### design.v
module copyEngine  #(
    parameter DATA_WIDTH       = 64,
    parameter ADDR_WIDTH       = 32,
    parameter LEN              = 16,
    parameter FULL_WORD_SIZE   = DATA_WIDTH / 8
) (
    input                             rstn,
    input                             clk,
    input                             src_dw_sel_i, 
    input                             dst_dw_sel_i, 
    input                             copy_i,
    input                             set_i,
    input        [7:0]                setVal_i,
    input                             flush_i,
    input        [LEN-1:0]            len_i,
    input        [ADDR_WIDTH-1:0]     src_i,
    input        [ADDR_WIDTH-1:0]     dst_i,
    output logic                      done_o,
    output logic                      mem_re_r,
    output logic [ADDR_WIDTH-1:0]     mem_rad_r,
    input                             mem_rreq_rdy,
    input        [DATA_WIDTH-1:0]     mem_rdat,
    input                             mem_rdat_rdy,
    output logic [FULL_WORD_SIZE-1:0] mem_bwe_r,
    output logic [ADDR_WIDTH-1:0]     mem_wad_r,
    output logic [DATA_WIDTH-1:0]     mem_wdat_r,
    input                             mem_wreq_rdy,
    output logic                      flush_r,
    output logic [ADDR_WIDTH-1:0]     cmd_adr_r,
    input                             cmd_rdy
);
    localparam int WORD_SIZE = FULL_WORD_SIZE / 2;
    localparam int RD_FIFO_DW = 32;
    localparam int RD_FIFO_AW = 4;
    localparam int BYTE_SHIFT = $clog2(FULL_WORD_SIZE);
    localparam int LOG_BYTE_SHIFT = $clog2(BYTE_SHIFT);
    localparam int ALIGN_BUF_SIZE = 2*RD_FIFO_DW;
    localparam int ALIGN_BUF_SIZE_BYTES = ALIGN_BUF_SIZE / 8;
    localparam int LOG_ALIGN_BUF_SIZE = $clog2(ALIGN_BUF_SIZE);
    localparam int LOG_ALIGN_BUF_SIZE_BYTES = $clog2(ALIGN_BUF_SIZE_BYTES);
    localparam int FULL_WRITE_MASK = {FULL_WORD_SIZE {1'b1}};
    localparam int WRITE_MASK = {WORD_SIZE {1'b1}};
    localparam int WRITE_FIRST=0;
    localparam int WRITE_MIDDLE=1;
    localparam int WRITE_LAST=2;
    localparam int WRITE_SKIP=3;  
    logic [BYTE_SHIFT-1:0]              srcShift, srcShift_r;
    logic [BYTE_SHIFT-1:0]              dstShift, dstShift_r;
    logic [BYTE_SHIFT:0]                readNum;
    logic [BYTE_SHIFT:0]                writeNum;
    logic [LOG_ALIGN_BUF_SIZE_BYTES:0]  readNum_s1;
    logic                               cmdBusy, cmdBusy_r;
    logic                               flush;
    logic [ADDR_WIDTH-1:0]              cmd_adr;
    logic                               rdBusy, rdBusy_r, wrBusy, wrBusy_r;
    logic [LEN-1:0]                     rdCnt, rdCnt_r, wrCnt, wrCnt_r;
    logic [ADDR_WIDTH-1:0]              srcPtr, srcPtr_r, dstPtr, dstPtr_r;
    logic [ALIGN_BUF_SIZE-1:0]          alignBuf_r, alignBuf;
    logic                               memset_run, memset_run_r;
    logic [7:0]                         memset_val, memset_val_r;
    logic                               rstall, wstall;
    logic                               firstRead_req, firstRead_req_r, firstRead_vld, firstRead_vld_r;
    logic                               firstWrite, firstWrite_r;
    logic [1:0]                         writeCase;
    logic [LOG_ALIGN_BUF_SIZE_BYTES:0]  bufNum, bufNum_r;
    logic [FULL_WORD_SIZE-1:0]          mem_bwe, bwe;
    logic [ADDR_WIDTH-1:0]              mem_wad;
    logic [DATA_WIDTH-1:0]              mem_wdat;
    logic                               mem_re;
    logic [ADDR_WIDTH-1:0]              mem_rad;
    logic                               rdfifo_reserve;
    logic                               rdfifo_we;
    logic                               rdfifo_re;
    logic [RD_FIFO_DW-1:0]              rdfifo_wdat;
    logic [RD_FIFO_DW-1:0]              rdfifo_rdat;
    logic                               rdfifo_rrdy;
    logic                               rdfifo_wrdy;
    logic                               almost_full;
    logic                               src_dw_sel, src_dw_sel_r; 
    logic                               dst_dw_sel, dst_dw_sel_r; 
    logic [LOG_BYTE_SHIFT:0]            src_word_size, src_word_size_r;
    logic [LOG_BYTE_SHIFT:0]            dst_word_size, dst_word_size_r;
    assign rdfifo_wdat =  src_dw_sel_r ? {mem_rdat[55:48], mem_rdat[39:32], mem_rdat[23:16], mem_rdat[7:0]} : mem_rdat[31:0];
    reserve_fifo #(
        .DW     (RD_FIFO_DW),
        .AW     (RD_FIFO_AW)
    ) rdfifo (
        .rstn            (rstn),
        .clk             (clk),
        .rd_en           (rdfifo_re),
        .reserve_en      (rdfifo_reserve),
        .dout            (rdfifo_rdat),
        .wr_en           (rdfifo_we),
        .din             (rdfifo_wdat),
        .wrdy            (rdfifo_wrdy),
        .rrdy            (rdfifo_rrdy)
    );
    always @(posedge clk or negedge rstn) begin
        if (~rstn) begin
            alignBuf_r <= 0;
            mem_re_r <= 0;
            mem_rad_r <= 0;
            mem_bwe_r <= 0;
            mem_wad_r <= 0;
            mem_wdat_r <= 0;
            {memset_run_r, memset_val_r, rdCnt_r, wrCnt_r, rdBusy_r, wrBusy_r, alignBuf_r, bufNum_r, srcShift_r, dstShift_r,
            firstWrite_r, firstRead_req_r, firstRead_vld_r, srcPtr_r, dstPtr_r, src_dw_sel_r,
            dst_dw_sel_r} <= 0;
            flush_r <= 0;
            cmd_adr_r <= 0;
            cmdBusy_r <= 0;
        end
        else begin
            alignBuf_r <= alignBuf;
            mem_re_r <= mem_re;
            mem_rad_r <= mem_rad;
            mem_bwe_r <= mem_bwe;
            mem_wad_r <= mem_wad;
            mem_wdat_r <= mem_wdat;
            {memset_run_r, memset_val_r, rdCnt_r, wrCnt_r, rdBusy_r, wrBusy_r, alignBuf_r, bufNum_r, srcShift_r, dstShift_r,  firstWrite_r, firstRead_req_r, firstRead_vld_r, srcPtr_r, dstPtr_r, src_dw_sel_r, dst_dw_sel_r} <=
                {memset_run, memset_val, rdCnt, wrCnt, rdBusy, wrBusy, alignBuf, bufNum, srcShift, dstShift, firstWrite, firstRead_req, firstRead_vld, srcPtr, dstPtr, src_dw_sel, dst_dw_sel};
            flush_r <= flush;
            cmd_adr_r <= cmd_adr;
            cmdBusy_r <= cmdBusy;
        end
    end
    always @(*) begin
        {memset_run, memset_val, rdCnt, wrCnt, rdBusy, wrBusy, alignBuf, bufNum, srcShift, dstShift, firstWrite, firstRead_req, firstRead_vld, srcPtr, dstPtr, src_dw_sel, dst_dw_sel}=
            {memset_run_r, memset_val_r, rdCnt_r, wrCnt_r, rdBusy_r, wrBusy_r, alignBuf_r, bufNum_r, srcShift_r, dstShift_r, firstWrite_r, firstRead_req_r, firstRead_vld_r, srcPtr_r, dstPtr_r, src_dw_sel_r, dst_dw_sel_r} ;
        {writeNum, rdfifo_re, bwe} = 0;
        writeCase = WRITE_SKIP;  
        cmdBusy = cmdBusy_r;
        cmd_adr = cmd_adr_r;
        flush = flush_r;
        if (~rdBusy_r && ~wrBusy_r && ~cmdBusy_r && (mem_bwe_r==0) && (copy_i || set_i || flush_i)) begin  
            srcShift = src_dw_sel_i ? (src_i & 7) : (src_i & 3);
            dstShift = dst_dw_sel_i ? (dst_i & 7) : (dst_i & 3);
            srcPtr = src_i;
            dstPtr = dst_i;
            rdCnt = len_i;
            wrCnt = len_i;
            firstRead_req = 1;
            firstRead_vld = 1;
            firstWrite = 1;
            rdBusy = copy_i;
            wrBusy = (copy_i || set_i);
            memset_run = set_i & ~copy_i;
            memset_val = setVal_i;
            src_dw_sel = src_dw_sel_i;
            dst_dw_sel = dst_dw_sel_i;
            cmdBusy = flush_i;
            cmd_adr = dst_i;
            flush = flush_i;
        end
        if (flush_r && cmd_rdy) begin
            cmdBusy = 0;
            cmd_adr = 0;
            flush = 0;
        end
            if(firstWrite_r==1) begin  
                if (dst_dw_sel_r) begin 
                    writeNum = (((FULL_WORD_SIZE-dstShift_r) / 2) > wrCnt_r) ? (wrCnt_r*2) : (FULL_WORD_SIZE-dstShift_r); 
                    writeCase = ((wrCnt_r <= WORD_SIZE) && ((writeNum/2)==wrCnt_r)) ? WRITE_LAST : WRITE_FIRST;
                end
                else begin
                    writeNum = ((WORD_SIZE-dstShift_r) > wrCnt_r) ? wrCnt_r : (WORD_SIZE-dstShift_r); 
                    writeCase = ((wrCnt_r <= WORD_SIZE) && (writeNum==wrCnt_r)) ? WRITE_LAST : WRITE_FIRST;
                end
                for (int b=0; b<FULL_WORD_SIZE; b++) begin
                    if (b < writeNum) bwe[dstShift_r + b] = 1;
                end
            end
            else if((wrCnt_r<=WORD_SIZE) && wrBusy_r) begin  
                bwe = shift_right_mask(WORD_SIZE-wrCnt_r, dst_dw_sel_r);          
                writeNum = dst_dw_sel_r ? (wrCnt_r*2) : wrCnt_r;
                writeCase = WRITE_LAST;
            end
            else begin
                bwe = dst_dw_sel_r ? {FULL_WORD_SIZE {1'b1}} : {WORD_SIZE {1'b1}};
                writeNum = dst_dw_sel_r ? FULL_WORD_SIZE : WORD_SIZE;
                writeCase = WRITE_MIDDLE;
            end
        rstall = (mem_rreq_rdy && rdBusy_r && rdfifo_wrdy) ? 0 : 1;
        wstall = (mem_wreq_rdy && wrBusy_r && (((bufNum_r>=writeNum && ~dst_dw_sel_r)) || (bufNum_r>=(writeNum/2) && dst_dw_sel_r))) ? 0 : 1;
        readNum = (firstRead_req_r && src_dw_sel_r) ? (FULL_WORD_SIZE - srcShift_r)/2 :
                  (firstRead_req_r && ~src_dw_sel_r) ? (WORD_SIZE - srcShift_r) :
                                                        WORD_SIZE;          
        mem_re = mem_re_r;
        mem_rad = mem_rad_r;
        if (~rstall) begin
            firstRead_req = 0;
            rdCnt = (rdCnt_r >= readNum) ? (rdCnt_r - readNum) : 0;
            rdBusy = (rdCnt==0) ? 0 : 1;
            srcPtr = srcPtr_r + (src_dw_sel_r ? readNum*2 : readNum);
            mem_re = 1;
            mem_rad = src_dw_sel_r ? (srcPtr_r >> BYTE_SHIFT) : (srcPtr_r >> (BYTE_SHIFT-1));
        end
        else if (mem_rreq_rdy) begin
            mem_re = 0;
        end
        rdfifo_reserve = mem_rreq_rdy & mem_re_r;
        rdfifo_we = mem_rdat_rdy; 
            if(~wstall) begin
                if (writeCase==WRITE_LAST) begin
                    bufNum = 0;
                    alignBuf = 0;
                end
                else if (dst_dw_sel) begin
                    bufNum -= (writeNum / 2);                  
                    alignBuf >>= (writeNum*4);          
                end
                else begin
                    bufNum -= writeNum;                  
                    alignBuf >>= (writeNum*8);          
                end
            end
            else begin
                bwe=0; writeCase=WRITE_SKIP; writeNum=0;  
            end
        readNum_s1 = (firstRead_vld_r && src_dw_sel_r) ? (FULL_WORD_SIZE - srcShift_r)/2 :
                    (firstRead_vld_r && ~src_dw_sel_r) ? (WORD_SIZE - srcShift_r) :
                                                         WORD_SIZE;          
        if(rdfifo_rrdy && ((bufNum+readNum_s1)<ALIGN_BUF_SIZE_BYTES) && ~memset_run_r) begin
            rdfifo_re = 1;
            firstRead_vld = 0;
            if(firstRead_vld_r && src_dw_sel_r) begin
                alignBuf |= (rdfifo_rdat >> (srcShift_r*4));
            end
            else if (firstRead_vld_r) begin
                alignBuf |= (rdfifo_rdat >> (srcShift_r*8));
            end
            else begin  
                alignBuf |= (rdfifo_rdat << (bufNum*8));      
            end
            bufNum += readNum_s1;  
        end
        else if ((bufNum<ALIGN_BUF_SIZE_BYTES) && memset_run_r && (writeCase!=WRITE_LAST)) begin
            alignBuf = {ALIGN_BUF_SIZE_BYTES {memset_val_r}};
            bufNum += (((ALIGN_BUF_SIZE_BYTES - bufNum) > wrCnt_r) ? wrCnt_r : (ALIGN_BUF_SIZE_BYTES - bufNum));
        end
        mem_bwe = mem_bwe_r;
        mem_wad = mem_wad_r;
        mem_wdat = mem_wdat_r;
        if (~wstall) begin
            firstWrite = 0;
            if (dst_dw_sel_r) begin
                dstPtr = dstPtr_r + writeNum;
                dstShift = (dstPtr & 7);
                mem_bwe = bwe;
                mem_wad = dstPtr_r >> BYTE_SHIFT;
                wrCnt = wrCnt_r - writeNum/2;
                if (firstWrite_r) begin
                    mem_wdat = shift_left(alignBuf_r[31:0], dstShift_r, dst_dw_sel_r); 
                end
                else begin
                    mem_wdat = {8'b0, alignBuf_r[31:24], 8'b0, alignBuf_r[23:16], 8'b0, alignBuf_r[15:8], 8'b0, alignBuf_r[7:0]};
                end
            end
            else begin
                dstPtr = dstPtr_r + writeNum;
                dstShift = (dstPtr & 3);
                mem_bwe = bwe;
                mem_wad = dstPtr_r >> (BYTE_SHIFT - 1);
                wrCnt = wrCnt_r - writeNum;
                if (firstWrite_r) begin
                    mem_wdat = shift_left(alignBuf_r[31:0], dstShift_r, dst_dw_sel_r); 
                end
                else begin
                    mem_wdat = alignBuf_r[31:0];
                end
            end
            if(writeCase==WRITE_LAST) begin
                wrBusy = 0;
                memset_run = 0;
            end
        end
        else if (mem_wreq_rdy) begin
            mem_bwe = 0;
        end
        done_o = ~rdBusy_r && ~wrBusy_r && (mem_bwe_r==0) && ~cmdBusy_r;
    end
function [DATA_WIDTH-1:0] shift_left;
    input [31:0]           dat;
    input [BYTE_SHIFT-1:0] shift;
    input                  dw_sel;
    if (dw_sel) begin
        shift_left = 0;
        for (int i=0; i<FULL_WORD_SIZE; i++) begin
            if ((i&1)==0) begin
                shift_left[(i + shift)*8 +: 8] = dat[i*8/2 +: 8];
            end
        end
    end
    else begin
        shift_left = (dat << (8*shift)) & ({{32{1'b0}}, {32{1'b1}}});
    end
endfunction
function [FULL_WORD_SIZE-1:0] shift_right_mask;
    input [BYTE_SHIFT-1:0] shift;
    input                  dw_sel;
    shift_right_mask = dw_sel ? (FULL_WRITE_MASK>>(shift*2)) : (WRITE_MASK>>shift);
endfunction
endmodule
module reserve_fifo#(
    parameter DW = 32,
    parameter AW = 1
)(
    input                   rstn,
    input                   clk,
    input                   reserve_en,
    input                   wr_en,
    input        [DW-1:0]   din,
    input                   rd_en,
    output logic [DW-1:0]   dout,
    output logic            wrdy,
    output logic            rrdy
);
    localparam DEPTH = (1 << AW);
    reg [DW-1:0]   mem[DEPTH];
    logic [AW-1:0] wptr, wptr_r;
    logic [AW-1:0] rptr, rptr_r;
    logic [AW:0]   num, num_r, reserveNum, reserveNum_r;
    logic          we;
    logic vrdy;
    always @(posedge clk or negedge rstn) begin
        if (~rstn) begin
            wptr_r <= 0;
            rptr_r <= 0;
            num_r <= 0;
            reserveNum_r<=0;
        end
        else begin
            wptr_r <= wptr;
            rptr_r <= rptr;
            num_r <= num;
            reserveNum_r<=reserveNum;
        end
    end
    always @(*) begin
        wrdy = (reserveNum_r < (DEPTH-1));
        rrdy = (num_r!=0);
        wptr = wptr_r;
        rptr = rptr_r;
        reserveNum = (reserveNum_r + reserve_en - rd_en);
        num        = num_r        + wr_en      - rd_en;
        we = 0;
        if (wr_en) begin
            wptr = wptr_r + 1;
            we = 1;
        end
        if (rd_en) begin
            rptr = rptr_r + 1;
        end
    end
    always @(posedge clk) begin
        if (we) begin
            mem[wptr_r] <= din;
        end
    end
    assign dout = mem[rptr_r];
endmodule
### run.sh
#!/bin/bash
# the make line also repeats each setting of config.mk as NAME=value (left out here)
make -C /OpenROAD-flow-scripts/flow DESIGN_CONFIG=/design/flow/config.mk WORK_HOME=/design/flow/orfs CLKGATE_MAP_FILE= finish
### config.mk
export PLATFORM = sky130hd
export DESIGN_NAME = copyEngine
export DESIGN_NICKNAME = copyEngine
export VERILOG_FILES = /design/flow/design.v
export SDC_FILE = /design/flow/constraint.sdc
export NUM_CORES = 4
export LEC_CHECK = 0
export CAP_MARGIN = 20
export CORE_MARGIN = 2
export CORE_UTILIZATION = 61
export SETUP_SLACK_MARGIN = 1.23
export SLEW_MARGIN = 20
### constraint.sdc
create_clock -name core_clock -period 7.76 [get_ports {clk}]
set_input_delay 1.5520 -clock core_clock [delete_from_list [all_inputs] [get_ports {clk}]]
set_output_delay 1.5520 -clock core_clock [all_outputs]
set_load 0.01 [all_outputs]
==> results of run 1 <==
## area by class of cell
cell class / instances / area [µm²]
sequential: 880 / 24600
multi-input combinational: 2809 / 22000
fill: 4933 / 18900
timing repair buffer: 587 / 5720
clock buffer: 118 / 2470
tap: 1030 / 1290
clock inverter: 46 / 634
inverter: 85 / 349
antenna: 11 / 27.5
## layer usage
metal,share of wire,vias to the layer above,track usage,routed length (µm)
met4,0.055,0,0.187,8440
met2,0.48,2656,0.622,74000
met5,0,-,0,0
li1,-,16400,-,-
met1,0.36,18800,0.495,56300
met3,0.10,597,0.0760,15900
## timing repair
action | in CTS | in global routing
pin swaps | 46 | 78
hold buffers | 0 | 0
buffers inserted | 85 | 61
cloned | 6 | 6
endpoints found under the setup margin | 119 | 120
resized | 113 | 192
## per-stage QoR
stage                     instance area (µm²)  hold WS, ns
after floorplan                         47100        0.456
after global placement                  51200        0.455
after detailed placement                51200        0.459
after CTS                               55600        0.473
after global routing                    57100        0.502
final                                   57100        0.470
==> out/qor.rpt, run 1 <==
STATUS
------------------------------------------------------------------------------------------
Run status                                                                    complete, no violations

LOGIC SYNTHESIS
------------------------------------------------------------------------------------------
Distinct cell type count of the synthesized netlist                                    111
Post-synthesis mux area share                                                        0.133
Share of synthesized cell area in full adder, half adder and majority cells         0.0282
Most used standard cells in the synthesized netlist                           sky130_fd_sc_hd__edfxtp_1 (512), sky130_fd_sc_hd__nand2_1 (507), sky130_fd_sc_hd__dfrtp_1 (368)
Cells after Synth                                                                     4080
Cell taking the most area after synthesis                                     sky130_fd_sc_hd__edfxtp_1
Post-synthesis simple-gate area fraction                                             0.112
Part of the Yosys area used for sequential elements                                  0.526
Number of synthesized flops with an enable pin                                         512
Area share of the largest cell type after synthesis                                  0.329
Post-synthesis register bit count                                                      880
Synthesized area divided by synthesized cell count                                11.5 µm²
Dominant Register Cell                                                        sky130_fd_sc_hd__edfxtp_1
Mapped Area                                                                      46800 µm²
Yosys cell count                                                                      4080
Synthesized chip area reported by yosys                                          46800 µm²
Fraction of the mapped netlist area in compound gates                                0.158
Largest combinational cell category by area                                   AND-OR/OR-AND gates
Synth warnings                                                                           2
Leading cell type by number of instances after synthesis                      sky130_fd_sc_hd__edfxtp_1
Largest cells by area                                                         sky130_fd_sc_hd__edfxtp_1 (33%), sky130_fd_sc_hd__dfrtp_1 (20%), sky130_fd_sc_hd__mux4_2 (7.7%)
Async set or reset register ratio after synthesis                                    0.418
Parity-gate share of the synthesized area counting xor and xnor cells              0.00824

CLOCK NETWORK
------------------------------------------------------------------------------------------
# H-tree levels                                                                          3
Clock tree from TritonCTS                                                              yes
Clock sink total                                                                       880
Skew-Pair Late Insertion Delay                                                     0.70 ns
TritonCTS Buffers                                                                       90
Register clock-pin slew on the reported worst setup and hold paths                 0.06 ns
Clk root buf                                                                  sky130_fd_sc_hd__clkbuf_16
Bufs on Longest Clock Path                                                               3

FINAL TIMING
------------------------------------------------------------------------------------------
Worst Slack Setup Final                                                           0.138 ns
Ratio of final minimum period to clock period                                        0.982
Count of endpoints failing setup in the final report                                     0
Slew headroom                                                                        0.195
Final Critical Period                                                              7.62 ns
Final-report max-slew violation count                                                    0
TNS Setup                                                                             0 ns
Worst clock skew                                                                 0.0643 ns
Slew at the pin closest to its max-slew limit                                      1.20 ns
Hold Vio Cnt, Final                                                                      0
RSZ-0062 raised after global routing                                                   yes
Max frequency                                                                    0.131 GHz

WORST SETUP PATH
------------------------------------------------------------------------------------------
Logic depth of the worst path, buffers included                                         42
End of the worst register-to-register path                                     bufNum_r[2]
Startpoint type of the worst setup path                                          flip-flop
Cell with the most instances on the worst path                                sky130_fd_sc_hd__ha_4
Max stage delay on crit path                                                       0.51 ns
Worst Path Class, Setup                                                            reg2reg
Worst reg2reg path depth                                                                42
Startpoint of the worst-slack reg-to-reg timing path                           dstPtr_r[0]
Crit path DRT                                                                      8.28 ns
Cell type group with the largest total delay on the critical path             AND-OR/OR-AND gates
Critical path buffer and inverter count                                                  7
Start point of the critical path                                               dstPtr_r[0]
Worst setup EP type                                                              flip-flop
Reg2reg setup slack                                                                0.14 ns
CP Capture Point                                                               bufNum_r[2]
WP data arrival                                                                    8.14 ns
Library cell contributing the largest single delay on the critical path       sky130_fd_sc_hd__or4b_4
Highest fanout seen on the critical path                                                 4

PWR
------------------------------------------------------------------------------------------
Sequential power share                                                               0.282
Net switching fraction of the power                                                  0.437
Post-layout total power                                                            27.3 mW
Power in combinational cells                                                       15.1 mW
Total sequential power                                                             7.71 mW
Max rail drop VDD                                                                   397 µV
Comb pwr share                                                                       0.551
Switching Power                                                                    11.9 mW
Clock share of power                                                                 0.167
Top contributor to total power                                                combinational cells
Clock Power                                                                        4.57 mW
Leakage power                                                                      21.8 nW
Pwr Density                                                                     479 nW/µm²
Internal power summed over all cells                                               15.4 mW

ROUTE
------------------------------------------------------------------------------------------
Starting DRC count in detailed routing                                                5520
Routed wire length per instance                                                    27.8 µm
Number of vias per cell after detailed routing                                        6.90
Routed wire length                                                               155000 µm
ANT nets after route                                                                     0
Vias after detailed routing                                                          38400
DR DRC count                                                                             0
Iteration tally of the first detailed-router pass                                        9

FLOORPLANNING
------------------------------------------------------------------------------------------
Top Ports                                                                              334
Core Density at Floorplan                                                            0.616
Site Rows                                                                              101
Floorplan die width                                                                 281 µm
Total die size                                                                   78900 µm²
Die Y-Extent                                                                        281 µm
Core footprint                                                                   75900 µm²

PLACE
------------------------------------------------------------------------------------------
Number of instances in the placed design                                              5233
Final estimated routing congestion in global placement                               0.996
Buffers added on ports                                                                 313
Dpl hpwl                                                                          94700 µm
Setup slack at placement                                                         -0.148 ns

GLOBAL ROUTING
------------------------------------------------------------------------------------------
Total routing usage reported by global routing                                       0.383
Via count of the first global-routing pass                                           36800
Overflow left after global routing                                                       0
Largest net degree at the start of global routing                                      159
Antenna violations before repair                                                         6
First-pass GRT wire length                                                       228000 µm

CELLS AND AREA
------------------------------------------------------------------------------------------
Final core utilization                                                               0.752
Count of non-filler cells in the finished layout                                      5566
Layout net count                                                                      4714
Layout overhead on the synthesized area                                              22.0%

FLOW RUN
------------------------------------------------------------------------------------------
Count of warning messages emitted by the tools                                          67
Number of max-cap violations                                                             0

MIN PATH
------------------------------------------------------------------------------------------
Worst min-delay path endpoint                                                 mem_wdat_r[38]
Start point of the worst min-delay path                                       mem_wdat_r[38]
Worst hold-check path type                                                         reg2reg
Min-Delay Path Depth                                                                     2

==> run 2, diff against run 1 <==
Settings changed: ABC_AREA set to 1, CORE_MARGIN 2 to 8, CORE_UTILIZATION 61 to 62, GPL_ROUTABILITY_DRIVEN set to 1, GPL_TIMING_DRIVEN set to 0, MAX_ROUTING_LAYER set to met4, MIN_ROUTING_LAYER set to met2, SETUP_SLACK_MARGIN 1.23 to 0.32, SLEW_MARGIN 20 to 0.
Clock period 7.76 ns to 13.2 ns, I/O delays scaled along.
==> run 2 against run 1 <==
Effect of this change: the flow now stops in global routing; synthesized area up 3.8%; synthesized cell count increased by 37%; die area grew 11%.
==> out/qor.rpt, run 2 <==
STATUS
------------------------------------------------------------------------------------------
Run status                                                                    did not finish   was complete, no violations
Last flow stage reached                                                       global routing
First Error                                                                   [ERROR GRT-0116] Global routing finished with congestion. Check the congestion regions in the DRC Viewer.

CLOCK NETWORK
------------------------------------------------------------------------------------------
Postcts setup bufs                                                                       0   was 85
Clock sink total                                                                       880   unchanged
Hold buffer count at cts                                                                 0   unchanged
# H-tree levels                                                                          3   unchanged
Bufs on Longest Clock Path                                                               3   unchanged
TritonCTS Buffers                                                                       88   was 90
Clk root buf                                                                  sky130_fd_sc_hd__clkbuf_16   unchanged
Resized Gates After CTS                                                                  0   was 113

LOGIC SYNTHESIS
------------------------------------------------------------------------------------------
Largest combinational cell category by area                                   simple AND/OR/NAND/NOR gates   was AND-OR/OR-AND gates
Number of synthesized flops with an enable pin                                         512   unchanged
Post-synthesis simple-gate area fraction                                             0.193   was 0.112
Area share of the largest cell type after synthesis                                  0.317   was 0.329
Mapped Area                                                                      48500 µm²   was 46800 µm²
Cells after Synth                                                                     5607   was 4080
Post-synthesis mux area share                                                       0.0214   was 0.133
Largest cells by area                                                         sky130_fd_sc_hd__edfxtp_1 (32%), sky130_fd_sc_hd__dfrtp_1 (19%), sky130_fd_sc_hd__nand2_1 (9.1%)   was sky130_fd_sc_hd__edfxtp_1 (33%), sky130_fd_sc_hd__dfrtp_1 (20%), sky130_fd_sc_hd__mux4_2 (7.7%)
Synthesized area divided by synthesized cell count                                8.66 µm²   was 11.5 µm²
Part of the Yosys area used for sequential elements                                  0.507   was 0.526
Leading cell type by number of instances after synthesis                      sky130_fd_sc_hd__nand2_1   was sky130_fd_sc_hd__edfxtp_1
Fraction of the mapped netlist area in compound gates                                0.176   was 0.158
Dominant Register Cell                                                        sky130_fd_sc_hd__edfxtp_1   unchanged
Yosys cell count                                                                      5607   was 4080
Parity-gate share of the synthesized area counting xor and xnor cells               0.0123   was 0.00824
Share of synthesized cell area in full adder, half adder and majority cells         0.0268   was 0.0282
Cell taking the most area after synthesis                                     sky130_fd_sc_hd__edfxtp_1   unchanged
Synthesized chip area reported by yosys                                          48500 µm²   was 46800 µm²
Async set or reset register ratio after synthesis                                    0.418   unchanged
Post-synthesis register bit count                                                      880   unchanged
Synth warnings                                                                           2   unchanged
Most used standard cells in the synthesized netlist                           sky130_fd_sc_hd__nand2_1 (1175), sky130_fd_sc_hd__nor2_1 (552), sky130_fd_sc_hd__o21ai_0 (531)   was sky130_fd_sc_hd__edfxtp_1 (512), sky130_fd_sc_hd__nand2_1 (507), sky130_fd_sc_hd__dfrtp_1 (368)
Distinct cell type count of the synthesized netlist                                     63   was 111

PLACE
------------------------------------------------------------------------------------------
Buffers added on ports                                                                 313   unchanged
Number of instances in the placed design                                              6984   was 5233
Final estimated routing congestion in global placement                                1.28   was 0.996
Dpl hpwl                                                                         154000 µm   was 94700 µm
Setup slack at placement                                                           2.15 ns   was -0.148 ns

FLOORPLANNING
------------------------------------------------------------------------------------------
Die Y-Extent                                                                        296 µm   was 281 µm
Floorplan die width                                                                 296 µm   was 281 µm
Site Rows                                                                              102   was 101
Top Ports                                                                              334   unchanged
Core footprint                                                                   77500 µm²   was 75900 µm²
Core Density at Floorplan                                                            0.627   was 0.616
Total die size                                                                   87500 µm²   was 78900 µm²

GLOBAL ROUTING
------------------------------------------------------------------------------------------
Total routing usage reported by global routing                                       0.826
Overflow left after global routing                                                     633

## run 2: routing by layer
| layer | overflow | track usage |
|---|---|---|
| met5 | - | - |
| met4 | 56 | 0.630 |
| met3 | 464 | 0.903 |
| met2 | 113 | 0.860 |
| met1 | - | - |
## run 2: stage by stage
step | total power, mW | area, µm² | hold WS [ns]
after floorplan | 8.56 | 48600 | 0.449
after global placement | 11.6 | 53000 | 0.468
after detailed placement | 11.9 | 53500 | 0.474
after CTS | 14.5 | 56400 | 0.488
==> run 3, diff against run 2 <==
Settings changed: ABC_AREA 1 to not set, CORE_ASPECT_RATIO set to 0.89, CORE_MARGIN 8 to 2, CORE_UTILIZATION 62 to 70, CTS_CLUSTER_SIZE set to 50, GPL_ROUTABILITY_DRIVEN 1 to not set, GPL_TIMING_DRIVEN 0 to not set, MIN_ROUTING_LAYER met2 to not set, PLACE_DENSITY set to 0.64, SETUP_SLACK_MARGIN 0.32 to 1.39, SLEW_MARGIN 0 to 20.
Clock period 13.2 ns to 8.18 ns, I/O delays scaled along.
==> run 3 against run 2 <==
Effect of this change: die area decreased by 21%; the run again fails in global routing; synthesized area shrank 3.6%; synthesized cell count decreased by 27%.
==> out/qor.rpt, run 3 <==
GLOBAL ROUTING
------------------------------------------------------------------------------------------
Overflow left after global routing                                                      74
Total routing usage reported by global routing                                       0.730

LOGIC SYNTHESIS
------------------------------------------------------------------------------------------
Synthesized area divided by synthesized cell count                                11.5 µm²   was 8.66 µm²
Post-synthesis register bit count                                                      880   unchanged
Post-synthesis simple-gate area fraction                                             0.112   was 0.193
Post-synthesis mux area share                                                        0.133   was 0.0214
Parity-gate share of the synthesized area counting xor and xnor cells              0.00824   was 0.0123
Synth warnings                                                                           2   unchanged
Dominant Register Cell                                                        sky130_fd_sc_hd__edfxtp_1   unchanged
Fraction of the mapped netlist area in compound gates                                0.158   was 0.176
Yosys cell count                                                                      4080   was 5607
Part of the Yosys area used for sequential elements                                  0.526   was 0.507
Cell taking the most area after synthesis                                     sky130_fd_sc_hd__edfxtp_1   unchanged
Cells after Synth                                                                     4080   was 5607
Mapped Area                                                                      46800 µm²   was 48500 µm²
Area share of the largest cell type after synthesis                                  0.329   was 0.317
Largest combinational cell category by area                                   AND-OR/OR-AND gates   was simple AND/OR/NAND/NOR gates
Largest cells by area                                                         sky130_fd_sc_hd__edfxtp_1 (33%), sky130_fd_sc_hd__dfrtp_1 (20%), sky130_fd_sc_hd__mux4_2 (7.7%)   was sky130_fd_sc_hd__edfxtp_1 (32%), sky130_fd_sc_hd__dfrtp_1 (19%), sky130_fd_sc_hd__nand2_1 (9.1%)
Distinct cell type count of the synthesized netlist                                    111   was 63
Share of synthesized cell area in full adder, half adder and majority cells         0.0282   was 0.0268
Number of synthesized flops with an enable pin                                         512   unchanged
Most used standard cells in the synthesized netlist                           sky130_fd_sc_hd__edfxtp_1 (512), sky130_fd_sc_hd__nand2_1 (507), sky130_fd_sc_hd__dfrtp_1 (368)   was sky130_fd_sc_hd__nand2_1 (1175), sky130_fd_sc_hd__nor2_1 (552), sky130_fd_sc_hd__o21ai_0 (531)
Leading cell type by number of instances after synthesis                      sky130_fd_sc_hd__edfxtp_1   was sky130_fd_sc_hd__nand2_1
Async set or reset register ratio after synthesis                                    0.418   unchanged
Synthesized chip area reported by yosys                                          46800 µm²   was 48500 µm²

PLACE
------------------------------------------------------------------------------------------
Number of instances in the placed design                                              5058   was 6984
Buffers added on ports                                                                 313   unchanged
Dpl hpwl                                                                         104000 µm   was 154000 µm
Final estimated routing congestion in global placement                                1.02   was 1.28
Placed standard-cell area                                                        50900 µm²   was 53500 µm²
Setup slack at placement                                                         0.0636 ns   was 2.15 ns

FLOORPLANNING
------------------------------------------------------------------------------------------
Die Y-Extent                                                                        248 µm   was 296 µm
Site Rows                                                                               89   was 102
Floorplan die width                                                                 278 µm   was 296 µm
Core Density at Floorplan                                                            0.706   was 0.627
Total die size                                                                   68900 µm²   was 87500 µm²
Top Ports                                                                              334   unchanged
Core footprint                                                                   66300 µm²   was 77500 µm²

STATUS
------------------------------------------------------------------------------------------
First Error                                                                   [ERROR GRT-0232] Routing congestion too high. Check the congestion heatmap in the GUI.   was [ERROR GRT-0116] Global routing finished with congestion. Check the congestion regions in the DRC Viewer.
Last flow stage reached                                                       global routing   unchanged
Run status                                                                    did not finish   unchanged

CLOCK NETWORK
------------------------------------------------------------------------------------------
Clk root buf                                                                  sky130_fd_sc_hd__clkbuf_16   unchanged
Clock sink total                                                                       880   unchanged
Bufs on Longest Clock Path                                                               3   unchanged
# H-tree levels                                                                          3   unchanged
Hold buffer count at cts                                                                 0   unchanged
TritonCTS Buffers                                                                       87   was 88

[run 3: timing repair]
action / CTS
resized: 253
pin swaps: 79
setup endpoints to repair: 122
setup buffers: 84
gates cloned: 6
[run 3: metal layers]
| layer | overflow | GRT usage |
|---|---|---|
| met5 | - | - |
| met4 | 26 | 0.621 |
| met3 | 3 | 0.557 |
| met2 | 41 | 0.882 |
| met1 | 4 | 0.762 |
==> run 4, diff against run 3 <==
Settings changed: CORE_ASPECT_RATIO 0.89 to not set, CORE_UTILIZATION 70 to 58, CTS_CLUSTER_SIZE 50 to not set, MAX_ROUTING_LAYER met4 to not set, PLACE_DENSITY 0.64 to not set, SETUP_SLACK_MARGIN 1.39 to not set.
Clock period 8.18 ns to 5.7 ns, I/O delays scaled along.
==> run 4 against run 3 <==
Effect of this change: now fails the layout checks on negative setup slack; synthesized cell count did not move; die area rose by 20%; synthesized area did not move.
==> out/qor.rpt, run 4 <==
PWR
------------------------------------------------------------------------------------------
Top contributor to total power                                                combinational cells
Pwr Density                                                                     648 nW/µm²
Net switching fraction of the power                                                  0.425
Internal power summed over all cells                                               22.2 mW
Max rail drop VDD                                                                   419 µV
Comb pwr share                                                                       0.562
Leakage power                                                                      23.2 nW
Power in combinational cells                                                       21.7 mW
Post-layout total power                                                            38.5 mW
Clock Power                                                                        6.28 mW
Clock share of power                                                                 0.163
Total sequential power                                                             10.6 mW
Sequential power share                                                               0.275
Switching Power                                                                    16.4 mW

LOGIC SYNTHESIS
------------------------------------------------------------------------------------------
Mapped Area                                                                      46800 µm²   unchanged
Largest cells by area                                                         sky130_fd_sc_hd__edfxtp_1 (33%), sky130_fd_sc_hd__dfrtp_1 (20%), sky130_fd_sc_hd__mux4_2 (7.7%)   unchanged
Part of the Yosys area used for sequential elements                                  0.526   unchanged
Post-synthesis mux area share                                                        0.133   unchanged
Cells after Synth                                                                     4080   unchanged
Async set or reset register ratio after synthesis                                    0.418   unchanged
Yosys cell count                                                                      4080   unchanged
Leading cell type by number of instances after synthesis                      sky130_fd_sc_hd__edfxtp_1   unchanged
Largest combinational cell category by area                                   AND-OR/OR-AND gates   unchanged
Cell taking the most area after synthesis                                     sky130_fd_sc_hd__edfxtp_1   unchanged
Parity-gate share of the synthesized area counting xor and xnor cells              0.00824   unchanged
Post-synthesis simple-gate area fraction                                             0.112   unchanged
Synthesized area divided by synthesized cell count                                11.5 µm²   unchanged
Share of synthesized cell area in full adder, half adder and majority cells         0.0282   unchanged
Area share of the largest cell type after synthesis                                  0.329   unchanged
Synth warnings                                                                           2   unchanged
Synthesized chip area reported by yosys                                          46800 µm²   unchanged
Most used standard cells in the synthesized netlist                           sky130_fd_sc_hd__edfxtp_1 (512), sky130_fd_sc_hd__nand2_1 (507), sky130_fd_sc_hd__dfrtp_1 (368)   unchanged
Number of synthesized flops with an enable pin                                         512   unchanged
Dominant Register Cell                                                        sky130_fd_sc_hd__edfxtp_1   unchanged
Fraction of the mapped netlist area in compound gates                                0.158   unchanged
Distinct cell type count of the synthesized netlist                                    111   unchanged
Post-synthesis register bit count                                                      880   unchanged

PLACE
------------------------------------------------------------------------------------------
Setup slack at placement                                                          -1.83 ns   was 0.0636 ns
Final estimated routing congestion in global placement                               0.994   was 1.02
Dpl hpwl                                                                         104000 µm   about the same
Buffers added on ports                                                                 313   unchanged
Number of instances in the placed design                                              5627   was 5058

CLOCK NETWORK
------------------------------------------------------------------------------------------
Clk root buf                                                                  sky130_fd_sc_hd__clkbuf_16   unchanged
Hold buffer count at cts                                                                 0   unchanged
Skew-Pair Late Insertion Delay                                                     0.70 ns
Bufs on Longest Clock Path                                                               3   unchanged
Clock tree from TritonCTS                                                              yes
Register clock-pin slew on the reported worst setup and hold paths                 0.07 ns
Clock sink total                                                                       880   unchanged
# H-tree levels                                                                          3   unchanged
TritonCTS Buffers                                                                       91   was 87

FLOORPLANNING
------------------------------------------------------------------------------------------
Core Density at Floorplan                                                            0.584   was 0.706
Die Y-Extent                                                                        288 µm   was 248 µm
Site Rows                                                                              104   was 89
Top Ports                                                                              334   unchanged
Total die size                                                                   82900 µm²   was 68900 µm²
Core footprint                                                                   80200 µm²   was 66300 µm²
Floorplan die width                                                                 288 µm   was 278 µm

WORST SETUP PATH
------------------------------------------------------------------------------------------
Startpoint type of the worst setup path                                          flip-flop
CP Capture Point                                                               bufNum_r[2]
Cell with the most instances on the worst path                                sky130_fd_sc_hd__ha_4
Crit path DRT                                                                      6.24 ns
Worst setup EP type                                                              flip-flop
Max stage delay on crit path                                                       0.38 ns
Highest fanout seen on the critical path                                                 5
Critical path buffer and inverter count                                                  5
Reg2reg setup slack                                                               -1.71 ns
End of the worst register-to-register path                                     bufNum_r[2]
Cell type group with the largest total delay on the critical path             AND-OR/OR-AND gates
Startpoint of the worst-slack reg-to-reg timing path                           dstPtr_r[0]
Worst reg2reg path depth                                                                41
Logic depth of the worst path, buffers included                                         41
Library cell contributing the largest single delay on the critical path       sky130_fd_sc_hd__dfrtp_1
WP data arrival                                                                    7.95 ns
Worst Path Class, Setup                                                            reg2reg
Start point of the critical path                                               dstPtr_r[0]

ROUTE
------------------------------------------------------------------------------------------
Starting DRC count in detailed routing                                                4431
ANT nets after route                                                                     0
DR DRC count                                                                             0
Iteration tally of the first detailed-router pass                                       11
Routed wire length                                                               158000 µm
Number of vias per cell after detailed routing                                        6.60
Vias after detailed routing                                                          38800
Routed wire length per instance                                                    27.0 µm

FINAL TIMING
------------------------------------------------------------------------------------------
Max frequency                                                                    0.135 GHz
Final-report max-slew violation count                                                    0
Count of endpoints failing setup in the final report                                   129
Slew at the pin closest to its max-slew limit                                      1.12 ns
Hold Vio Cnt, Final                                                                      0
RSZ-0062 raised after global routing                                                   yes
Final Critical Period                                                              7.41 ns
Worst clock skew                                                                 0.0664 ns
Ratio of final minimum period to clock period                                         1.30
Slew headroom                                                                        0.255
Tightest hold margin                                                              0.457 ns
Worst Slack Setup Final                                                           -1.71 ns

CELLS AND AREA
------------------------------------------------------------------------------------------
Layout overhead on the synthesized area                                              27.1%
Count of non-filler cells in the finished layout                                      5873
Filler cells                                                                          5385
Layout net count                                                                      4993

GLOBAL ROUTING
------------------------------------------------------------------------------------------
First-pass GRT wire length                                                       235000 µm
Antenna violations before repair                                                         4
Via count of the first global-routing pass                                           37700
Total routing usage reported by global routing                                       0.375
Largest net degree at the start of global routing                                      123
Overflow left after global routing                                                       0

STATUS
------------------------------------------------------------------------------------------
Reasons for failing layout checks                                             negative setup slack
Run status                                                                    finished with violations   was did not finish

MIN PATH
------------------------------------------------------------------------------------------
Worst hold-check path type                                                        in2async

FLOW RUN
------------------------------------------------------------------------------------------
Number of max-cap violations                                                             0
Count of warning messages emitted by the tools                                          66

## run 4: area by class of cell
| type | count | area, µm² | share of cell area |
|---|---|---|---|
| clock buffers | 116 | 2480 | 0.0417 |
| diodes | 5 | 12.5 | 0.000210 |
| well taps | 1060 | 1330 | 0.0223 |
| multi-input cells | 2807 | 22000 | 0.371 |
| clock inverters | 53 | 704 | 0.0119 |
| flip-flops and latches | 880 | 24600 | 0.414 |
| inverters | 85 | 340 | 0.00573 |
| repair buffers | 867 | 7950 | 0.134 |
## run 4: what timing repair did
| action | in CTS | in global routing |
|---|---|---|
| setup buffers | 28 | 39 |
| resized | 196 | 123 |
| endpoints found under the setup margin | 134 | 135 |
| pin swaps | 83 | 47 |
| cloned | 6 | 0 |
| endpoints found under the hold margin | 0 | 0 |
## run 4: routing by layer
layer / track usage / part of all wire / vias up
li1: - / - / 16900
met1: 0.487 / 0.38 / 19100
met2: 0.623 / 0.49 / 2267
met3: 0.0579 / 0.082 / 530
met4: 0.176 / 0.052 / 0
met5: 0 / 0 / -
## run 4: per-stage QoR
step / setup TNS (ns) / util / instance area [µm²]
floorplan: -111.47 / - / 47100
global placement: -117.02 / 0.675 / 54100
detailed placement: -134.88 / 0.675 / 54100
CTS: -82.79 / 0.731 / 58600
global route: -125.49 / 0.742 / 59400
finish: -88.82 / 0.742 / 59400
==> run 5, diff against run 4 <==
Settings changed: CORE_UTILIZATION 58 to 72, CTS_CLUSTER_DIAMETER set to 356, CTS_CLUSTER_SIZE set to 19, HOLD_SLACK_MARGIN set to 0.26, PLACE_DENSITY_LB_ADDON set to 0.01, SETUP_SLACK_MARGIN set to -0.19.
Clock period 5.7 ns to 2.59 ns, I/O delays scaled along.
==> run 5 against run 4 <==
Effect of this change: the run now fails in global routing; synthesized cell count unchanged; synthesized area unchanged; die area decreased by 19%.
==> out/qor.rpt, run 5 <==
GLOBAL ROUTING
------------------------------------------------------------------------------------------
Overflow left after global routing                                                     791
Total routing usage reported by global routing                                       0.889

LOGIC SYNTHESIS
------------------------------------------------------------------------------------------
Parity-gate share of the synthesized area counting xor and xnor cells              0.00824   unchanged
Yosys cell count                                                                      4080   unchanged
Mapped Area                                                                      46800 µm²   unchanged
Synthesized chip area reported by yosys                                          46800 µm²   unchanged
Post-synthesis simple-gate area fraction                                             0.112   unchanged
Number of synthesized flops with an enable pin                                         512   unchanged
Leading cell type by number of instances after synthesis                      sky130_fd_sc_hd__edfxtp_1   unchanged
Area share of the largest cell type after synthesis                                  0.329   unchanged
Cell taking the most area after synthesis                                     sky130_fd_sc_hd__edfxtp_1   unchanged
Share of synthesized cell area in full adder, half adder and majority cells         0.0282   unchanged
Async set or reset register ratio after synthesis                                    0.418   unchanged
Most used standard cells in the synthesized netlist                           sky130_fd_sc_hd__edfxtp_1 (512), sky130_fd_sc_hd__nand2_1 (507), sky130_fd_sc_hd__dfrtp_1 (368)   unchanged
Largest cells by area                                                         sky130_fd_sc_hd__edfxtp_1 (33%), sky130_fd_sc_hd__dfrtp_1 (20%), sky130_fd_sc_hd__mux4_2 (7.7%)   unchanged
Synth warnings                                                                           2   unchanged
Synthesized area divided by synthesized cell count                                11.5 µm²   unchanged
Post-synthesis mux area share                                                        0.133   unchanged
Largest combinational cell category by area                                   AND-OR/OR-AND gates   unchanged
Distinct cell type count of the synthesized netlist                                    111   unchanged
Dominant Register Cell                                                        sky130_fd_sc_hd__edfxtp_1   unchanged
Cells after Synth                                                                     4080   unchanged
Fraction of the mapped netlist area in compound gates                                0.158   unchanged
Post-synthesis register bit count                                                      880   unchanged
Part of the Yosys area used for sequential elements                                  0.526   unchanged

STATUS
------------------------------------------------------------------------------------------
Run status                                                                    did not finish   was finished with violations
Last flow stage reached                                                       global routing
First Error                                                                   [ERROR GRT-0116] Global routing finished with congestion. Check the congestion regions in the DRC Viewer.

CLOCK NETWORK
------------------------------------------------------------------------------------------
Clock sink total                                                                       880   unchanged
Bufs on Longest Clock Path                                                               3   unchanged
Clk root buf                                                                  sky130_fd_sc_hd__clkbuf_16   unchanged
TritonCTS Buffers                                                                       52   was 91
# H-tree levels                                                                          2   was 3

PLACE
------------------------------------------------------------------------------------------
Dpl hpwl                                                                         130000 µm   was 104000 µm
Final estimated routing congestion in global placement                                1.08   was 0.994
Buffers added on ports                                                                 313   unchanged
Placed standard-cell area                                                        56400 µm²   was 54100 µm²

FLOORPLANNING
------------------------------------------------------------------------------------------
Floorplan die width                                                                 259 µm   was 288 µm
Site Rows                                                                               93   was 104
Top Ports                                                                              334   unchanged
Total die size                                                                   67000 µm²   was 82900 µm²
Die Y-Extent                                                                        259 µm   was 288 µm
Core footprint                                                                   64300 µm²   was 80200 µm²
Core Density at Floorplan                                                            0.727   was 0.584

[run 5: per-layer routing]
| layer | global-route usage | overflow |
|---|---|---|
| met5 | 0.635 | 28 |
| met4 | 0.865 | 242 |
| met3 | 0.817 | 121 |
| met2 | 0.982 | 305 |
| met1 | 0.889 | 95 |
[run 5: through the flow]
| step | hold WS, ns | cells | setup slack, ns | setup TNS, ns |
|---|---|---|---|---|
| after floorplan | 0.222 | 4084 | -5.27 | -969.41 |
| after global placement | 0.459 | 5717 | -4.69 | -826.35 |
| after detailed placement | 0.460 | 5717 | -5.25 | -902.19 |
| after CTS | 0.435 | 5847 | -5.12 | -870.73 |
[run 5: what timing repair did]
| action | CTS |
|---|---|
| hold buffers | 1 |
| setup endpoints to repair | 299 |
| resized | 222 |
| endpoints found under the hold margin | 52 |
| pin swaps | 73 |
| gates cloned | 3 |
| buffers inserted | 46 |
==> run 6, diff against run 5 <==
Settings changed: ABC_AREA set to 0, CORE_ASPECT_RATIO set to 1.08, CORE_UTILIZATION 72 to 66, CTS_CLUSTER_DIAMETER 356 to 326, CTS_CLUSTER_SIZE 19 to 15, HOLD_SLACK_MARGIN 0.26 to not set, MAX_ROUTING_LAYER set to met5, PLACE_DENSITY_LB_ADDON 0.01 to not set, SETUP_SLACK_MARGIN -0.19 to -0.51, SLEW_MARGIN 20 to 15, TNS_END_PERCENT set to 70.
Clock period 2.59 ns to 7.02 ns, I/O delays scaled along.
==> run 6 against run 5 <==
Effect of this change: now fails the layout checks on negative setup slack; synthesized cell count stayed put; synthesized area stayed put; die area is 8.9% higher.
==> out/qor.rpt, run 6 <==
STATUS
------------------------------------------------------------------------------------------
Run status                                                                    finished with violations   was did not finish
Reasons for failing layout checks                                             negative setup slack

CLOCK NETWORK
------------------------------------------------------------------------------------------
Register clock-pin slew on the reported worst setup and hold paths                 0.10 ns
TritonCTS Buffers                                                                       68   was 52
Hold buffer count at cts                                                                 0   was 1
Clk root buf                                                                  sky130_fd_sc_hd__clkbuf_16   unchanged
# H-tree levels                                                                          3   was 2
Skew-Pair Late Insertion Delay                                                     0.67 ns
Clock tree from TritonCTS                                                              yes
Bufs on Longest Clock Path                                                               3   unchanged
Clock sink total                                                                       880   unchanged

ROUTE
------------------------------------------------------------------------------------------
ANT nets after route                                                                     0
Starting DRC count in detailed routing                                                6582
Routed wire length                                                               161000 µm
Iteration tally of the first detailed-router pass                                       15
DR DRC count                                                                             0
Routed wire length per instance                                                    30.0 µm
Vias after detailed routing                                                          39000
Number of vias per cell after detailed routing                                        7.27

PWR
------------------------------------------------------------------------------------------
Total sequential power                                                             8.69 mW
Internal power summed over all cells                                               15.2 mW
Sequential power share                                                               0.310
Switching Power                                                                    12.8 mW
Comb pwr share                                                                       0.554
Post-layout total power                                                            28.0 mW
Power in combinational cells                                                       15.5 mW
Clock share of power                                                                 0.135
Clock Power                                                                        3.79 mW
Pwr Density                                                                     517 nW/µm²
Net switching fraction of the power                                                  0.457
Leakage power                                                                      20.8 nW
Top contributor to total power                                                combinational cells
Max rail drop VDD                                                                   404 µV

WORST SETUP PATH
------------------------------------------------------------------------------------------
Worst Path Class, Setup                                                            reg2reg
CP Capture Point                                                               bufNum_r[2]
Worst reg2reg path depth                                                                40
Logic depth of the worst path, buffers included                                         40
Start point of the critical path                                               dstPtr_r[0]
Cell type group with the largest total delay on the critical path             AND-OR/OR-AND gates
Cell with the most instances on the worst path                                sky130_fd_sc_hd__buf_4
Startpoint of the worst-slack reg-to-reg timing path                           dstPtr_r[0]
Crit path DRT                                                                      7.56 ns
Max stage delay on crit path                                                       0.41 ns
Library cell contributing the largest single delay on the critical path       sky130_fd_sc_hd__dfrtp_1
End of the worst register-to-register path                                     bufNum_r[2]
Startpoint type of the worst setup path                                          flip-flop
Reg2reg setup slack                                                               -0.51 ns
Critical path buffer and inverter count                                                 11
Highest fanout seen on the critical path                                                 6
Worst setup EP type                                                              flip-flop
WP data arrival                                                                    8.07 ns

LOGIC SYNTHESIS
------------------------------------------------------------------------------------------
Distinct cell type count of the synthesized netlist                                    111   unchanged
Largest combinational cell category by area                                   AND-OR/OR-AND gates   unchanged
Parity-gate share of the synthesized area counting xor and xnor cells              0.00824   unchanged
Dominant Register Cell                                                        sky130_fd_sc_hd__edfxtp_1   unchanged
Number of synthesized flops with an enable pin                                         512   unchanged
Most used standard cells in the synthesized netlist                           sky130_fd_sc_hd__edfxtp_1 (512), sky130_fd_sc_hd__nand2_1 (507), sky130_fd_sc_hd__dfrtp_1 (368)   unchanged
Cells after Synth                                                                     4080   unchanged
Part of the Yosys area used for sequential elements                                  0.526   unchanged
Synth warnings                                                                           2   unchanged
Synthesized chip area reported by yosys                                          46800 µm²   unchanged
Mapped Area                                                                      46800 µm²   unchanged
Post-synthesis simple-gate area fraction                                             0.112   unchanged
Yosys cell count                                                                      4080   unchanged
Leading cell type by number of instances after synthesis                      sky130_fd_sc_hd__edfxtp_1   unchanged
Async set or reset register ratio after synthesis                                    0.418   unchanged
Area share of the largest cell type after synthesis                                  0.329   unchanged
Synthesized area divided by synthesized cell count                                11.5 µm²   unchanged
Share of synthesized cell area in full adder, half adder and majority cells         0.0282   unchanged
Cell taking the most area after synthesis                                     sky130_fd_sc_hd__edfxtp_1   unchanged
Post-synthesis register bit count                                                      880   unchanged
Largest cells by area                                                         sky130_fd_sc_hd__edfxtp_1 (33%), sky130_fd_sc_hd__dfrtp_1 (20%), sky130_fd_sc_hd__mux4_2 (7.7%)   unchanged
Post-synthesis mux area share                                                        0.133   unchanged
Fraction of the mapped netlist area in compound gates                                0.158   unchanged

CELLS AND AREA
------------------------------------------------------------------------------------------
Layout overhead on the synthesized area                                              15.7%
Filler cells                                                                          4417
Area taken by flip-flops and latches                                             24600 µm²
Multi-input gate area                                                            20900 µm²
Layout net count                                                                      4662

FLOORPLANNING
------------------------------------------------------------------------------------------
Die Y-Extent                                                                        281 µm   was 259 µm
Total die size                                                                   73000 µm²   was 67000 µm²
Site Rows                                                                              101   was 93
Floorplan die width                                                                 260 µm   was 259 µm
Core footprint                                                                   70300 µm²   was 64300 µm²
Core Density at Floorplan                                                            0.666   was 0.727
Top Ports                                                                              334   unchanged

FINAL TIMING
------------------------------------------------------------------------------------------
Ratio of final minimum period to clock period                                         1.07
Tightest hold margin                                                              0.476 ns
Max frequency                                                                    0.133 GHz
Worst Slack Setup Final                                                          -0.514 ns
TNS Setup                                                                         -1.74 ns
Slew headroom                                                                        0.183
Final-report max-slew violation count                                                    0
RSZ-0062 raised after global routing                                                   yes
Count of endpoints failing setup in the final report                                     7
Final Critical Period                                                              7.53 ns
Hold Vio Cnt, Final                                                                      0
Slew at the pin closest to its max-slew limit                                      1.23 ns
Worst clock skew                                                                 0.0432 ns

FLOW RUN
------------------------------------------------------------------------------------------
Number of max-cap violations                                                             0
Count of warning messages emitted by the tools                                          64

GLOBAL ROUTING
------------------------------------------------------------------------------------------
Antenna violations before repair                                                         4
Via count of the first global-routing pass                                           38300
First-pass GRT wire length                                                       241000 µm
Total routing usage reported by global routing                                       0.441
Overflow left after global routing                                                       0
Largest net degree at the start of global routing                                      152

PLACE
------------------------------------------------------------------------------------------
Dpl hpwl                                                                         101000 µm   was 130000 µm
Buffers added on ports                                                                 313   unchanged
Final estimated routing congestion in global placement                                1.03   was 1.08

MIN PATH
------------------------------------------------------------------------------------------
Worst hold-check path type                                                         reg2reg
Min-Delay Path Depth                                                                     2
Worst min-delay path endpoint                                                 cmd_adr_r[22]
Start point of the worst min-delay path                                       cmd_adr_r[22]

[run 6: metrics by stage]
step / cell area, µm² / setup WS (ns) / cells / utilization
after CTS: 53900 / -0.487 / 5359 / 0.767
after global routing: 54100 / -0.876 / 5368 / 0.771
after floorplan: 47000 / -0.839 / 4084 / -
final: 54100 / -0.514 / 5368 / 0.771
after detailed placement: 51900 / -0.541 / 5249 / 0.739
after global placement: 51900 / -0.412 / 5249 / 0.739
[run 6: layer usage]
layer  vias up  GRT usage  part of all wire
met5         -          0                 0
met4         0      0.257             0.077
met3       840      0.102              0.12
met2      3192      0.701              0.46
met1     18800      0.557              0.34
li1      16200          -                 -
[run 6: layout make-up]
type                            count  area share
Clock inverter                      8     0.00305
Timing Repair Buffer              559      0.0946
Inverter                           85     0.00624
Antenna cell                        3    0.000139
Clock buffer                       99      0.0336
Sequential cell                   880       0.454
Multi-Input combinational cell   2807       0.387
Tap cell                          927      0.0214
[run 6: what timing repair did]
action,in CTS,in global routing
endpoints found under the setup margin,3,29
pin swaps,3,19
setup buffers,3,6
gates resized,5,31
==> run 7, diff against run 6 <==
Settings changed: ABC_AREA 0 to 1, CORE_ASPECT_RATIO 1.08 to not set, CORE_UTILIZATION 66 to 72, CTS_CLUSTER_DIAMETER 326 to not set, CTS_CLUSTER_SIZE 15 to not set, MAX_ROUTING_LAYER met5 to not set, SETUP_SLACK_MARGIN -0.51 to 0.49, SLEW_MARGIN 15 to 20, TNS_END_PERCENT 70 to 5.
Clock period 7.02 ns to 2.68 ns, I/O delays scaled along.
==> run 7 against run 6 <==
Effect of this change: the flow now stops in global routing; synthesized area grew 3.8%; die area shrank 4.8%; synthesized cell count grew 37%.
==> out/qor.rpt, run 7 <==
STATUS
------------------------------------------------------------------------------------------
Run status                                                                    did not finish   was finished with violations
Last flow stage reached                                                       global routing
First Error                                                                   [ERROR GRT-0116] Global routing finished with congestion. Check the congestion regions in the DRC Viewer.

LOGIC SYNTHESIS
------------------------------------------------------------------------------------------
Part of the Yosys area used for sequential elements                                  0.507   was 0.526
Fraction of the mapped netlist area in compound gates                                0.176   was 0.158
Most used standard cells in the synthesized netlist                           sky130_fd_sc_hd__nand2_1 (1175), sky130_fd_sc_hd__nor2_1 (552), sky130_fd_sc_hd__o21ai_0 (531)   was sky130_fd_sc_hd__edfxtp_1 (512), sky130_fd_sc_hd__nand2_1 (507), sky130_fd_sc_hd__dfrtp_1 (368)
Largest cells by area                                                         sky130_fd_sc_hd__edfxtp_1 (32%), sky130_fd_sc_hd__dfrtp_1 (19%), sky130_fd_sc_hd__nand2_1 (9.1%)   was sky130_fd_sc_hd__edfxtp_1 (33%), sky130_fd_sc_hd__dfrtp_1 (20%), sky130_fd_sc_hd__mux4_2 (7.7%)
Cells after Synth                                                                     5607   was 4080
Share of synthesized cell area in full adder, half adder and majority cells         0.0268   was 0.0282
Dominant Register Cell                                                        sky130_fd_sc_hd__edfxtp_1   unchanged
Synthesized chip area reported by yosys                                          48500 µm²   was 46800 µm²
Leading cell type by number of instances after synthesis                      sky130_fd_sc_hd__nand2_1   was sky130_fd_sc_hd__edfxtp_1
Mapped Area                                                                      48500 µm²   was 46800 µm²
Distinct cell type count of the synthesized netlist                                     63   was 111
Cell taking the most area after synthesis                                     sky130_fd_sc_hd__edfxtp_1   unchanged
Synth warnings                                                                           2   unchanged
Post-synthesis simple-gate area fraction                                             0.193   was 0.112
Largest combinational cell category by area                                   simple AND/OR/NAND/NOR gates   was AND-OR/OR-AND gates
Area share of the largest cell type after synthesis                                  0.317   was 0.329
Yosys cell count                                                                      5607   was 4080
Post-synthesis mux area share                                                       0.0214   was 0.133
Number of synthesized flops with an enable pin                                         512   unchanged
Parity-gate share of the synthesized area counting xor and xnor cells               0.0123   was 0.00824
Async set or reset register ratio after synthesis                                    0.418   unchanged
Synthesized area divided by synthesized cell count                                8.66 µm²   was 11.5 µm²
Post-synthesis register bit count                                                      880   unchanged

FLOORPLANNING
------------------------------------------------------------------------------------------
Die Y-Extent                                                                        264 µm   was 281 µm
Core footprint                                                                   66900 µm²   was 70300 µm²
Total die size                                                                   69500 µm²   was 73000 µm²
Core Density at Floorplan                                                            0.725   was 0.666
Floorplan die width                                                                 264 µm   was 260 µm
Site Rows                                                                               95   was 101
Top Ports                                                                              334   unchanged

CLOCK NETWORK
------------------------------------------------------------------------------------------
TritonCTS Buffers                                                                       89   was 68
# H-tree levels                                                                          3   unchanged
Bufs on Longest Clock Path                                                               3   unchanged
Clk root buf                                                                  sky130_fd_sc_hd__clkbuf_16   unchanged
Clock sink total                                                                       880   unchanged

GLOBAL ROUTING
------------------------------------------------------------------------------------------
Total routing usage reported by global routing                                       0.868
Overflow left after global routing                                                     450

PLACE
------------------------------------------------------------------------------------------
Placed standard-cell area                                                        58000 µm²   was 51900 µm²
Final estimated routing congestion in global placement                                1.07   was 1.03
Number of instances in the placed design                                              7166   was 5249
Buffers added on ports                                                                 313   unchanged
Dpl hpwl                                                                         120000 µm   was 101000 µm
Setup slack at placement                                                          -4.14 ns   was -0.541 ns

run 7: through the flow:
step	TNS, ns	power [mW]	hold WS, ns	utilization
CTS	-616.21	80.6	0.404	0.936
detailed placement	-728.72	61.7	0.474	0.867
global placement	-682.40	59.6	0.465	0.867
floorplan	-610.68	42.7	0.240	-
run 7: routing by layer:
metal | track usage | overflow
met1 | 0.872 | 28
met2 | 0.977 | 184
met3 | 0.761 | 52
met4 | 0.873 | 178
met5 | 0.518 | 8
run 7: repair_timing:
item	CTS
pin swaps	76
gates resized	351
setup endpoints to repair	402
hold endpoints to repair	42
hold buffers	1
setup buffers	42
gates cloned	3
==> run 8, diff against run 7 <==
Settings changed: ABC_AREA 1 to not set, CAP_MARGIN 20 to 10, CELL_PAD_IN_SITES_DETAIL_PLACEMENT set to 1, CELL_PAD_IN_SITES_GLOBAL_PLACEMENT set to 2, CORE_UTILIZATION 72 to 25, CTS_CLUSTER_SIZE set to 51, GPL_TIMING_DRIVEN set to 1, PLACE_DENSITY set to 0.63, SETUP_SLACK_MARGIN 0.49 to not set, SLEW_MARGIN 20 to 35, TNS_END_PERCENT 5 to 40.
Clock period 2.68 ns to 6.55 ns, I/O delays scaled along.
==> run 8 against run 7 <==
Effect of this change: now fails the layout checks on negative setup slack; synthesized cell count decreased by 27%; synthesized area down 3.6%; die area went up to 2.7 times the previous value.
==> out/qor.rpt, run 8 <==
PWR
------------------------------------------------------------------------------------
Pwr Density                                                               568 nW/µm²
Switching Power                                                              15.1 mW
Sequential power share                                                         0.270
Post-layout total power                                                      34.3 mW
Total sequential power                                                       9.26 mW
Clock share of power                                                           0.170
Net switching fraction of the power                                            0.441
Max rail drop VDD                                                             350 µV

STATUS
------------------------------------------------------------------------------------
Run status                                                              finished with violations   was did not finish
Reasons for failing layout checks                                       negative setup slack

LOGIC SYNTHESIS
------------------------------------------------------------------------------------
Mapped Area                                                                46800 µm²   was 48500 µm²
Cell taking the most area after synthesis                               sky130_fd_sc_hd__edfxtp_1   unchanged
Area share of the largest cell type after synthesis                            0.329   was 0.317
Dominant Register Cell                                                  sky130_fd_sc_hd__edfxtp_1   unchanged
Distinct cell type count of the synthesized netlist                              111   was 63
Cells after Synth                                                               4080   was 5607
Fraction of the mapped netlist area in compound gates                          0.158   was 0.176
Leading cell type by number of instances after synthesis                sky130_fd_sc_hd__edfxtp_1   was sky130_fd_sc_hd__nand2_1
Synth warnings                                                                     2   unchanged
Most used standard cells in the synthesized netlist                     sky130_fd_sc_hd__edfxtp_1 (512), sky130_fd_sc_hd__nand2_1 (507), sky130_fd_sc_hd__dfrtp_1 (368)   was sky130_fd_sc_hd__nand2_1 (1175), sky130_fd_sc_hd__nor2_1 (552), sky130_fd_sc_hd__o21ai_0 (531)
Largest combinational cell category by area                             AND-OR/OR-AND gates   was simple AND/OR/NAND/NOR gates
Part of the Yosys area used for sequential elements                            0.526   was 0.507
Synthesized area divided by synthesized cell count                          11.5 µm²   was 8.66 µm²
Number of synthesized flops with an enable pin                                   512   unchanged
Parity-gate share of the synthesized area counting xor and xnor cells        0.00824   was 0.0123

FINAL TIMING
------------------------------------------------------------------------------------
Slew headroom                                                                  0.345
Final-report max-slew violation count                                              0
Worst clock skew                                                            0.106 ns
Worst Slack Setup Final                                                    -0.760 ns
Count of endpoints failing setup in the final report                              39
Ratio of final minimum period to clock period                                   1.12
Slew at the pin closest to its max-slew limit                               0.983 ns
Max frequency                                                              0.137 GHz

WORST SETUP PATH
------------------------------------------------------------------------------------
Reg2reg setup slack                                                         -0.76 ns
Highest fanout seen on the critical path                                           6
Crit path DRT                                                                7.16 ns
Logic depth of the worst path, buffers included                                   38
Cell with the most instances on the worst path                          sky130_fd_sc_hd__o21a_1
End of the worst register-to-register path                               bufNum_r[2]
WP data arrival                                                              7.92 ns
Cell type group with the largest total delay on the critical path       AND-OR/OR-AND gates
Worst Path Class, Setup                                                      reg2reg
CP Capture Point                                                         bufNum_r[2]
Worst reg2reg path depth                                                          38
Startpoint type of the worst setup path                                    flip-flop

FLOORPLANNING
------------------------------------------------------------------------------------
Floorplan die width                                                           437 µm   was 264 µm
Core Density at Floorplan                                                      0.252   was 0.725
Site Rows                                                                        158   was 95
Core footprint                                                            186000 µm²   was 66900 µm²

ROUTE
------------------------------------------------------------------------------------
Routed wire length                                                         182000 µm
Number of vias per cell after detailed routing                                  5.18
Routed wire length per instance                                              25.2 µm
DR DRC count                                                                       0
Vias after detailed routing                                                    37400
Starting DRC count in detailed routing                                          3141

CLOCK NETWORK
------------------------------------------------------------------------------------
TritonCTS Buffers                                                                100   was 89
Clk root buf                                                            sky130_fd_sc_hd__clkbuf_16   unchanged
Hold buffer count at cts                                                           0   was 1
Bufs on Longest Clock Path                                                         3   unchanged
# H-tree levels                                                                    3   unchanged
Clock tree from TritonCTS                                                        yes

FLOW RUN
------------------------------------------------------------------------------------
Number of max-cap violations                                                       0
Count of warning messages emitted by the tools                                    62

CELLS AND AREA
------------------------------------------------------------------------------------
Layout overhead on the synthesized area                                        29.2%
Filler cells                                                                   20400

MIN PATH
------------------------------------------------------------------------------------
Worst hold-check path type                                                   reg2reg

GLOBAL ROUTING
------------------------------------------------------------------------------------
Largest net degree at the start of global routing                                140
First-pass GRT wire length                                                 268000 µm
Overflow left after global routing                                                 0

PLACE
------------------------------------------------------------------------------------
Dpl hpwl                                                                   124000 µm   was 120000 µm
Number of instances in the placed design                                        6975   was 7166

run 8: area by class of cell:
cell class / instances / area, µm² / share of cell area
Inverter: 85 / 343 / 0.00567
Clock buffer: 129 / 2700 / 0.0447
Sequential cell: 880 / 24600 / 0.407
Antenna cell: 2 / 5.00 / 0.0000828
Clock inverter: 59 / 711 / 0.0118
Tap cell: 2480 / 3100 / 0.0513
Timing Repair Buffer: 787 / 7150 / 0.118
Multi-Input combinational cell: 2808 / 21800 / 0.361
run 8: metal layers:
| layer | global-route usage | routed length [µm] | vias to the layer above |
|---|---|---|---|
| met5 | 0 | 53 | - |
| met4 | 0.0447 | 4180 | 8 |
| met3 | 0.0248 | 8760 | 243 |
| met2 | 0.309 | 87700 | 1058 |
| met1 | 0.253 | 81500 | 19400 |
| li1 | - | - | 16800 |
run 8: timing repair:
| item | CTS | global route |
|---|---|---|
| pin swaps | 50 | 42 |
| endpoints found under the setup margin | 116 | 121 |
| resized | 167 | 119 |
| buffers inserted | 39 | 30 |
| cloned | 4 | 2 |
run 8: stage by stage:
stage / TNS (ns) / hold WS [ns] / utilization / worst slack [ns] / area, µm²
detailed placement: -40.72 / 0.462 / 0.298 / -1.12 / 55300
finish: -5.53 / 0.471 / 0.326 / -0.760 / 60500
global route: -31.58 / 0.503 / 0.326 / -1.17 / 60500
floorplan: -20.18 / 0.456 / - / -1.31 / 47100
CTS: -17.38 / 0.476 / 0.322 / -0.754 / 59800
global placement: -25.69 / 0.460 / 0.298 / -0.928 / 55300
No activity file was given, so power comes from the tool's default toggle rates.
